==> inputs of v12 <==
==> flow/design.v <==
module rot_encoder
  #(parameter
    BAND_WIDTH = 32)
   (input logic                   sa,
    input logic                   sb,
    output logic [BAND_WIDTH-1:0] count,
    input logic                   clk,
    input logic                   rstn);
   logic [BAND_WIDTH-1:0]         count_r;
   logic [3:0]                    patern;
   logic [1:0]                    sa_q, sb_q;
   always_comb begin
      count  = count_r;
      patern = {sa_q[1], sb_q[1], sa_q[0], sb_q[0]};
   end
   always_ff @(posedge clk) begin
      if(!rstn) begin
         count_r <= 0;
         sa_q    <= 0;
         sb_q    <= 0;
      end
      else begin
         sa_q[1] <= sa_q[0];
         sb_q[1] <= sb_q[0];
         sa_q[0] <= sa;
         sb_q[0] <= sb;
         case(patern)
           4'b0010: count_r <= count_r + 1;
           4'b1011: count_r <= count_r + 1;
           4'b1101: count_r <= count_r + 1;
           4'b0100: count_r <= count_r + 1;
           4'b0001: count_r <= count_r - 1;
           4'b0111: count_r <= count_r - 1;
           4'b1110: count_r <= count_r - 1;
           4'b1000: count_r <= count_r - 1;
           default: count_r <= count_r;
         endcase
      end
   end
endmodule
module pwm_generator
  #(parameter
    BAND_WIDTH       = 32,
    PWM_PERIOD_CYCLE = 1000)
   (input logic [BAND_WIDTH-1:0] width,
    output logic                 pwm,
    input logic                  clk,
    input logic                  rstn);
   logic [BAND_WIDTH-1:0]        count_r;
   always_comb begin
      pwm = (count_r < width) ? 1 : 0;
   end
   always_ff @(posedge clk) begin
      if(!rstn) begin
         count_r <= 0;
      end
      else if(count_r < PWM_PERIOD_CYCLE) begin
         count_r <= count_r + 1;
      end
      else begin
         count_r <= 0;
      end
   end
endmodule
module p_controller
  #(parameter
    BAND_WIDTH         = 32,
    CLK_FREQ           = 100_000_000,
    ONE_ROTATION_PULSE = 630,  
    SAMPLING_RATE      = 100,  
    localparam
    PI_FIXED           = 804,  
    RESOLUTION         = 2 * PI_FIXED * SAMPLING_RATE / ONE_ROTATION_PULSE,
    UPDATE_INTERVAL    = CLK_FREQ / SAMPLING_RATE)
   (input  logic [31:0]           target_rot_v,
    input  logic [31:0]           p_gain,
    input  logic [31:0]           rot_cnt,
    output logic [BAND_WIDTH-1:0] pulse_width,
    input  logic                  clk,
    input  logic                  rstn);
   typedef enum logic [1:0] {STT_GET_ERROR,
                             STT_CALC_TERM,
                             STT_CALC_PULSE,
                             STT_WAIT} p_statetype;
   p_statetype  p_state;
   logic [31:0] cnt_r;
   logic        update_flag;
   logic [31:0] rot_cnt_r;
   logic signed [BAND_WIDTH*2-1:0] pulse_width_r, pulse_width_w;
   logic signed [BAND_WIDTH*2-1:0] rotate_samp_cnt_r;
   logic signed [BAND_WIDTH*2-1:0] error_w;
   logic signed [BAND_WIDTH*2-1:0] error_r, p_error_r;
   logic signed [BAND_WIDTH*2-1:0] p_term_r;
   logic signed [BAND_WIDTH*2-1:0] p_term_w;
   logic [31:0] p_gain_r;
   always_comb begin
      update_flag   = (cnt_r == UPDATE_INTERVAL) ? 1 : 0;
      error_w       = $signed(target_rot_v) - (rotate_samp_cnt_r * $signed(RESOLUTION));
      p_term_w      = ($signed(p_gain_r) * error_r);
      pulse_width_w = pulse_width_r + p_term_r;
      pulse_width   = pulse_width_r;
   end
   always_ff @(posedge clk) begin
      if(!rstn) begin
         p_state           <= STT_WAIT;
         cnt_r             <= 0;
         pulse_width_r     <= 0;
         rotate_samp_cnt_r <= 0;
         rot_cnt_r         <= 0;
         error_r           <= 0;
         p_error_r         <= 0;
         p_term_r          <= 0;
      end
      else begin
         p_gain_r <= p_gain;
         if(update_flag) begin
            cnt_r <= 0;
         end
         else begin
            cnt_r <= cnt_r + 1;
         end
         case(p_state)
           STT_GET_ERROR: begin
              p_error_r <= error_r;
              error_r   <= error_w;
              p_state <= STT_CALC_TERM;
           end
           STT_CALC_TERM: begin
              p_term_r <= p_term_w >>> 16;
              p_state  <= STT_CALC_PULSE;
           end
           STT_CALC_PULSE: begin
              pulse_width_r <= (target_rot_v != 0) ? pulse_width_w : 0;
              p_state       <= STT_WAIT;
           end
           STT_WAIT: begin
              if(update_flag) begin
                 rotate_samp_cnt_r <= $signed(rot_cnt) - $signed(rot_cnt_r);
                 rot_cnt_r         <= rot_cnt;
                 p_state           <= STT_GET_ERROR;
              end
           end
         endcase
      end
   end
endmodule
module motor_ctrl
  #(parameter
    CLK_FREQ = 100_000,
    localparam
    BAND_WIDTH         = 32,
    ONE_ROTATION_PULSE = 630,  
    SAMPLING_RATE      = 100,  
    PWM_PERIOD         = 40,   
    PWM_PERIOD_CYCLE   = (CLK_FREQ / 100_000) * PWM_PERIOD)
   (output logic                  pwm,
    output logic                  dir,
    output logic [BAND_WIDTH-1:0] pulse_width,
    output logic [BAND_WIDTH-1:0] rot_cnt,
    input  logic [31:0]           target_rot_v,
    input  logic [31:0]           p_gain,
    input  logic                  sa,
    input  logic                  sb,
    input  logic                  clk,
    input  logic                  rstn);
   logic [BAND_WIDTH-1:0] pwm_pulse_width;
   pwm_generator #(.BAND_WIDTH(BAND_WIDTH),
                   .PWM_PERIOD_CYCLE(PWM_PERIOD_CYCLE))
   pwm_gen_inst(.width(pwm_pulse_width),
                .pwm(pwm),
                .clk(clk),
                .rstn(rstn));
   rot_encoder #(.BAND_WIDTH(BAND_WIDTH))
   rot_encoder_inst(.sa(sa),
                    .sb(sb),
                    .count(rot_cnt),
                    .clk(clk),
                    .rstn(rstn));
   p_controller #(.BAND_WIDTH(BAND_WIDTH),
                  .CLK_FREQ(CLK_FREQ),
                  .ONE_ROTATION_PULSE(ONE_ROTATION_PULSE),
                  .SAMPLING_RATE(SAMPLING_RATE))
   p_ctrl_inst(.target_rot_v(target_rot_v),
               .p_gain(p_gain),
               .rot_cnt(rot_cnt),
               .pulse_width(pulse_width),
               .clk(clk),
               .rstn(rstn));
   always_comb begin
      dir             = pulse_width[31:31] ? 1'b1 : 1'b0;
      pwm_pulse_width = pulse_width[31:31] ? ~pulse_width : pulse_width;
   end
endmodule
==> flow/run.sh <==
#!/bin/bash
# the make line also repeats each setting of config.mk as NAME=value (left out here)
make -C /OpenROAD-flow-scripts/flow DESIGN_CONFIG=/design/flow/config.mk WORK_HOME=/design/flow/orfs CLKGATE_MAP_FILE= finish
==> flow/config.mk <==
export PLATFORM = sky130hd
export DESIGN_NAME = motor_ctrl
export DESIGN_NICKNAME = motor_ctrl
export VERILOG_FILES = /design/flow/design.v
export SDC_FILE = /design/flow/constraint.sdc
export NUM_CORES = 4
export LEC_CHECK = 0
export CAP_MARGIN = 0
export CORE_MARGIN = 2
export CORE_UTILIZATION = 72
export CTS_CLUSTER_DIAMETER = 98
export MAX_ROUTING_LAYER = met4
export PLACE_DENSITY = 0.6
export SLEW_MARGIN = 20
==> flow/constraint.sdc <==
create_clock -name core_clock -period 6.69 [get_ports {clk}]
set_input_delay 1.3380 -clock core_clock [delete_from_list [all_inputs] [get_ports {clk}]]
set_output_delay 1.3380 -clock core_clock [all_outputs]
set_load 0.01 [all_outputs]
==> inputs of v24, as changes to v12 <==
Settings changed: CAP_MARGIN 0 to 30, CELL_PAD_IN_SITES_DETAIL_PLACEMENT set to 0, CORE_ASPECT_RATIO set to 0.92, CTS_CLUSTER_DIAMETER 98 to 54, CTS_CLUSTER_SIZE set to 61, MAX_ROUTING_LAYER met4 to not set, MIN_ROUTING_LAYER set to met1, PLACE_DENSITY 0.6 to not set, PLACE_DENSITY_LB_ADDON set to 0.03, SETUP_SLACK_MARGIN set to 1.59, SLEW_MARGIN 20 to 10, TNS_END_PERCENT set to 40.
==> flow/constraint.sdc (replaced) <==
create_clock -name core_clock -period 7.9 [get_ports {clk}]
set_input_delay 1.5800 -clock core_clock [delete_from_list [all_inputs] [get_ports {clk}]]
set_output_delay 1.5800 -clock core_clock [all_outputs]
set_load 0.01 [all_outputs]
==> inputs of v38, as changes to v12 <==
Settings changed: CAP_MARGIN 0 to 20, CORE_UTILIZATION 72 to 67, CTS_CLUSTER_DIAMETER 98 to not set, MAX_ROUTING_LAYER met4 to not set, PLACE_DENSITY 0.6 to not set.
==> flow/constraint.sdc (replaced) <==
create_clock -name core_clock -period 4.81 [get_ports {clk}]
set_input_delay 0.9620 -clock core_clock [delete_from_list [all_inputs] [get_ports {clk}]]
set_output_delay 0.9620 -clock core_clock [all_outputs]
set_load 0.01 [all_outputs]
==> qor summary <==
                                                                                                      v38                                    v12                                     v24
Launching instance or port of the critical path                         p_ctrl_inst.p_gain_r[2]$_DFFE_PP_      p_ctrl_inst.p_gain_r[0]$_DFFE_PP_      p_ctrl_inst.p_gain_r[20]$_DFFE_PP_
Die boundary width                                                                                 289 um                                 279 um                                  291 um
Status                                                                           finished with violations               finished with violations                 complete, no violations
Reasons for failing layout checks                                                    negative setup slack                   negative setup slack                                       -
Number of CTS-inserted buffers                                                                         40                                     45                                      39
Post-place setup slack                                                                           -2.72 ns                               -1.06 ns                                0.148 ns
Area occupied by multi-input gates                                                              44100 um2                              43200 um2                               43100 um2
Post-Place Cell Area                                                                            61700 um2                              59700 um2                               57600 um2
Total of clock buffers placed in the layout                                                            51                                     57                                      46
Power of the combinational group                                                                  2.34 mW                                1.54 mW                                 1.25 mW
# placed instances                                                                                   7511                                   7189                                    6962
HP Start                                                            p_ctrl_inst.rot_cnt_r[3]$_SDFFE_PN0P_  p_ctrl_inst.rot_cnt_r[6]$_SDFFE_PN0P_  p_ctrl_inst.rot_cnt_r[12]$_SDFFE_PN0P_
Peak ir drop on the vdd network                                                                  0.300 mV                               0.210 mV                                0.207 mV
Area added between synthesis and finish                                                             19.2%                                  14.3%                                   10.9%
Vias post-DR                                                                                        43100                                  42800                                   42100
Routed met3 length                                                                               10800 um                               11000 um                                12400 um
Amount of wire on met2 after detailed routing                                                    74200 um                               72400 um                                69200 um
GRT Util Overall                                                                                    37.5%                                  40.7%                                   37.6%
Slew at the pin with the worst max-slew slack                                                    0.981 ns                                1.09 ns                                0.966 ns
Net total in the final layout                                                                        8119                                   7884                                    7686
Largest net degree at the start of global routing                                                      76                                    119                                      76
Clock Power Share                                                                                   39.6%                                  41.8%                                   39.7%
Final Hold Slack                                                                                 0.454 ns                               0.453 ns                                0.456 ns
Largest incremental delay on the critical path                                                    0.55 ns                                0.58 ns                                 0.61 ns
# setup viols final                                                                                    66                                     31                                       0
Endpoint of the lowest-slack register-to-register path              p_ctrl_inst.p_term_r[30]$_SDFFE_PN0P_  p_ctrl_inst.p_term_r[24]$_SDFFE_PN0P_   p_ctrl_inst.p_term_r[24]$_SDFFE_PN0P_
Critical-path top delay cell                                                        sky130_fd_sc_hd__fa_1                  sky130_fd_sc_hd__fa_1                   sky130_fd_sc_hd__fa_2
Number of optimization iterations in the first detailed-route pass                                      6                                      8                                       6
Power and IR drop assume default switching activity.
